==> run P <==
// Viterbi
module Viterbi(Dx, Rx, oen, rxrdy, clock, seqrdy,reset
    );
output Dx;
output oen;
output rxrdy;
input [1:0] Rx;
input seqrdy;
input reset;
input clock;
wire[3:0] A0_out;
wire[3:0] A1_out;
wire[3:0] A2_out;
wire[3:0] A3_out;
wire[3:0] A4_out;
wire[3:0] A5_out;
wire[3:0] A6_out;
wire[3:0] A7_out;
 wire [3:0] acs0_pm_out;
 wire [3:0] acs1_pm_out;
 wire [3:0] acs2_pm_out;
 wire [3:0] acs3_pm_out;
 wire [3:0] acs4_pm_out;
 wire [3:0] acs5_pm_out;   
 wire [3:0] acs6_pm_out;   
 wire [3:0] acs7_pm_out;
wire acs0_label;
wire acs1_label;
wire acs2_label;
wire acs3_label;
wire acs4_label;
wire acs5_label;
wire acs6_label;
wire acs7_label;
wire len;
wire aen;
wire [3:0] min_metric;
assign rxrdy = len;
wire [1:0] HD1;	wire [1:0] HD9;
wire [1:0] HD2;	wire [1:0] HD10;
wire [1:0] HD3;   wire [1:0] HD11;
wire [1:0] HD4;	wire [1:0] HD12;
wire [1:0] HD5;	wire [1:0] HD13;
wire [1:0] HD6;	wire [1:0] HD14;
wire [1:0] HD7;	wire [1:0] HD15;
wire [1:0] HD8;	wire [1:0] HD16;
BMU U1(.HD1(HD1), .HD2(HD2), .HD3(HD3), .HD4(HD4), .HD5(HD5), .HD6(HD6), .HD7(HD7), .HD8(HD8), .HD9(HD9), .HD10(HD10), .HD11(HD11), .HD12(HD12), .HD13(HD13), .HD14(HD14), .HD15(HD15), .HD16(HD16), .Rx(Rx), .len(len & seqrdy), .clock(clock), .reset(reset)
);
ACSU U2(.acs0_pm_out(acs0_pm_out), .acs1_pm_out(acs1_pm_out), 
              .acs2_pm_out(acs2_pm_out), .acs3_pm_out(acs3_pm_out), 
              .acs4_pm_out(acs4_pm_out), .acs5_pm_out(acs5_pm_out), 
              .acs6_pm_out(acs6_pm_out), .acs7_pm_out(acs7_pm_out),
              .acs0_label(acs0_label),   .acs1_label(acs1_label), 
              .acs2_label(acs2_label),   .acs3_label(acs3_label), 
              .acs4_label(acs4_label),   .acs5_label(acs5_label), 
              .acs6_label(acs6_label),   .acs7_label(acs7_label),
              .acs0_pm_ina(A0_out),  .acs0_pm_inb(A4_out), .HD0_ina(HD1), .HD0_inb(HD9),
              .acs1_pm_ina(A0_out),  .acs1_pm_inb(A4_out), .HD1_ina(HD2), .HD1_inb(HD10),
              .acs2_pm_ina(A1_out),  .acs2_pm_inb(A5_out), .HD2_ina(HD3), .HD2_inb(HD11),
              .acs3_pm_ina(A1_out),  .acs3_pm_inb(A5_out), .HD3_ina(HD4), .HD3_inb(HD12),
              .acs4_pm_ina(A2_out),  .acs4_pm_inb(A6_out), .HD4_ina(HD5), .HD4_inb(HD13),
              .acs5_pm_ina(A2_out),  .acs5_pm_inb(A6_out), .HD5_ina(HD6), .HD5_inb(HD14),
  ...
==> flow/config.mk <==
export PLATFORM = sky130hd
export DESIGN_NAME = Viterbi
export DESIGN_NICKNAME = Viterbi
export VERILOG_FILES = /design/flow/design.v
export SDC_FILE = /design/flow/constraint.sdc
export NUM_CORES = 4
export LEC_CHECK = 0
export ABC_AREA = 1
export CAP_MARGIN = 20
export CELL_PAD_IN_SITES_GLOBAL_PLACEMENT = 1
export CORE_MARGIN = 2
export CORE_UTILIZATION = 68
export CTS_CLUSTER_SIZE = 25
export GPL_ROUTABILITY_DRIVEN = 0
export MAX_ROUTING_LAYER = met5
export PLACE_DENSITY_LB_ADDON = 0.07
export SETUP_SLACK_MARGIN = 0.55
export SLEW_MARGIN = 25
==> flow/constraint.sdc <==
create_clock -name core_clock -period 8.85 [get_ports {clock}]
set_input_delay 1.7700 -clock core_clock [delete_from_list [all_inputs] [get_ports {clock}]]
set_output_delay 1.7700 -clock core_clock [all_outputs]
set_load 0.01 [all_outputs]
run.sh (not shown) runs the stock make flow with config.mk's settings and CLKGATE_MAP_FILE=.
==> run R (differences from run P) <==
Settings changed: CELL_PAD_IN_SITES_GLOBAL_PLACEMENT 1 to default, CORE_ASPECT_RATIO from default to 0.99, CORE_UTILIZATION 68 to 71, CTS_CLUSTER_DIAMETER from default to 322, CTS_CLUSTER_SIZE 25 to 34, GPL_ROUTABILITY_DRIVEN 0 to default, MAX_ROUTING_LAYER met5 to met4, PLACE_DENSITY_LB_ADDON 0.07 to default, SETUP_SLACK_MARGIN 0.55 to default, SLEW_MARGIN 25 to 10.
==> flow/constraint.sdc (replaced) <==
create_clock -name core_clock -period 6.09 [get_ports {clock}]
set_input_delay 1.2180 -clock core_clock [delete_from_list [all_inputs] [get_ports {clock}]]
set_output_delay 1.2180 -clock core_clock [all_outputs]
set_load 0.01 [all_outputs]
==> qor summary <==
Post-synthesis average cell area: run P 7.90 sq um; run R 7.90 sq um
Mapped cell area: run P 0.0160 sq mm; run R 0.0160 sq mm
Outcome: run P aborted with a tool error; run R aborted with a tool error
Last stage reached: run P global placement without I/O (3_1_place_gp_skip_io); run R global routing (5_1_grt)
Count of flip-flops with a built-in enable after synthesis: run P 0; run R 0
Fp_density: run P 68.6%; run R 72.5%
CORE AREA: run P 0.0233 sq mm; run R 0.0220 sq mm
Largest area contributor in the netlist: run P sky130_fd_sc_hd__dfrtp_1; run R sky130_fd_sc_hd__dfrtp_1
Top FF cell, synth: run P sky130_fd_sc_hd__dfrtp_1; run R sky130_fd_sc_hd__dfrtp_1
Area of the synthesized netlist per yosys stat: run P 0.0160 sq mm; run R 0.0160 sq mm
Number of rows in the core area: run P 56; run R 54
Xor-xnor portion of the synthesized cell area: run P 1.46%; run R 1.46%
Die Footprint: run P 0.0247 sq mm; run R 0.0237 sq mm
Sequential-to-total area share from yosys stat: run P 38.6%; run R 38.6%
AND/OR/NAND/NOR Cells, Area Fraction: run P 21.7%; run R 21.7%
Post-Synthesis Net Count: run P 2169; run R 2169
Distinct cells, synth: run P 52; run R 52
Die Wd: run P 157 microns; run R 155 microns
Top cell type by instance count after synthesis: run P sky130_fd_sc_hd__nand2_1; run R sky130_fd_sc_hd__nand2_1
Die Y-Extent: run P 157 microns; run R 153 microns
Area fraction in full adders, half adders and majority gates: run P 12.3%; run R 12.3%
Total of warnings raised by yosys: run P 4; run R 4
MUX share of area: run P 1.13%; run R 1.13%
Count of mapped cells out of synthesis: run P 2022; run R 2022
Total of flip-flops plus latches after synthesis: run P 245; run R 245
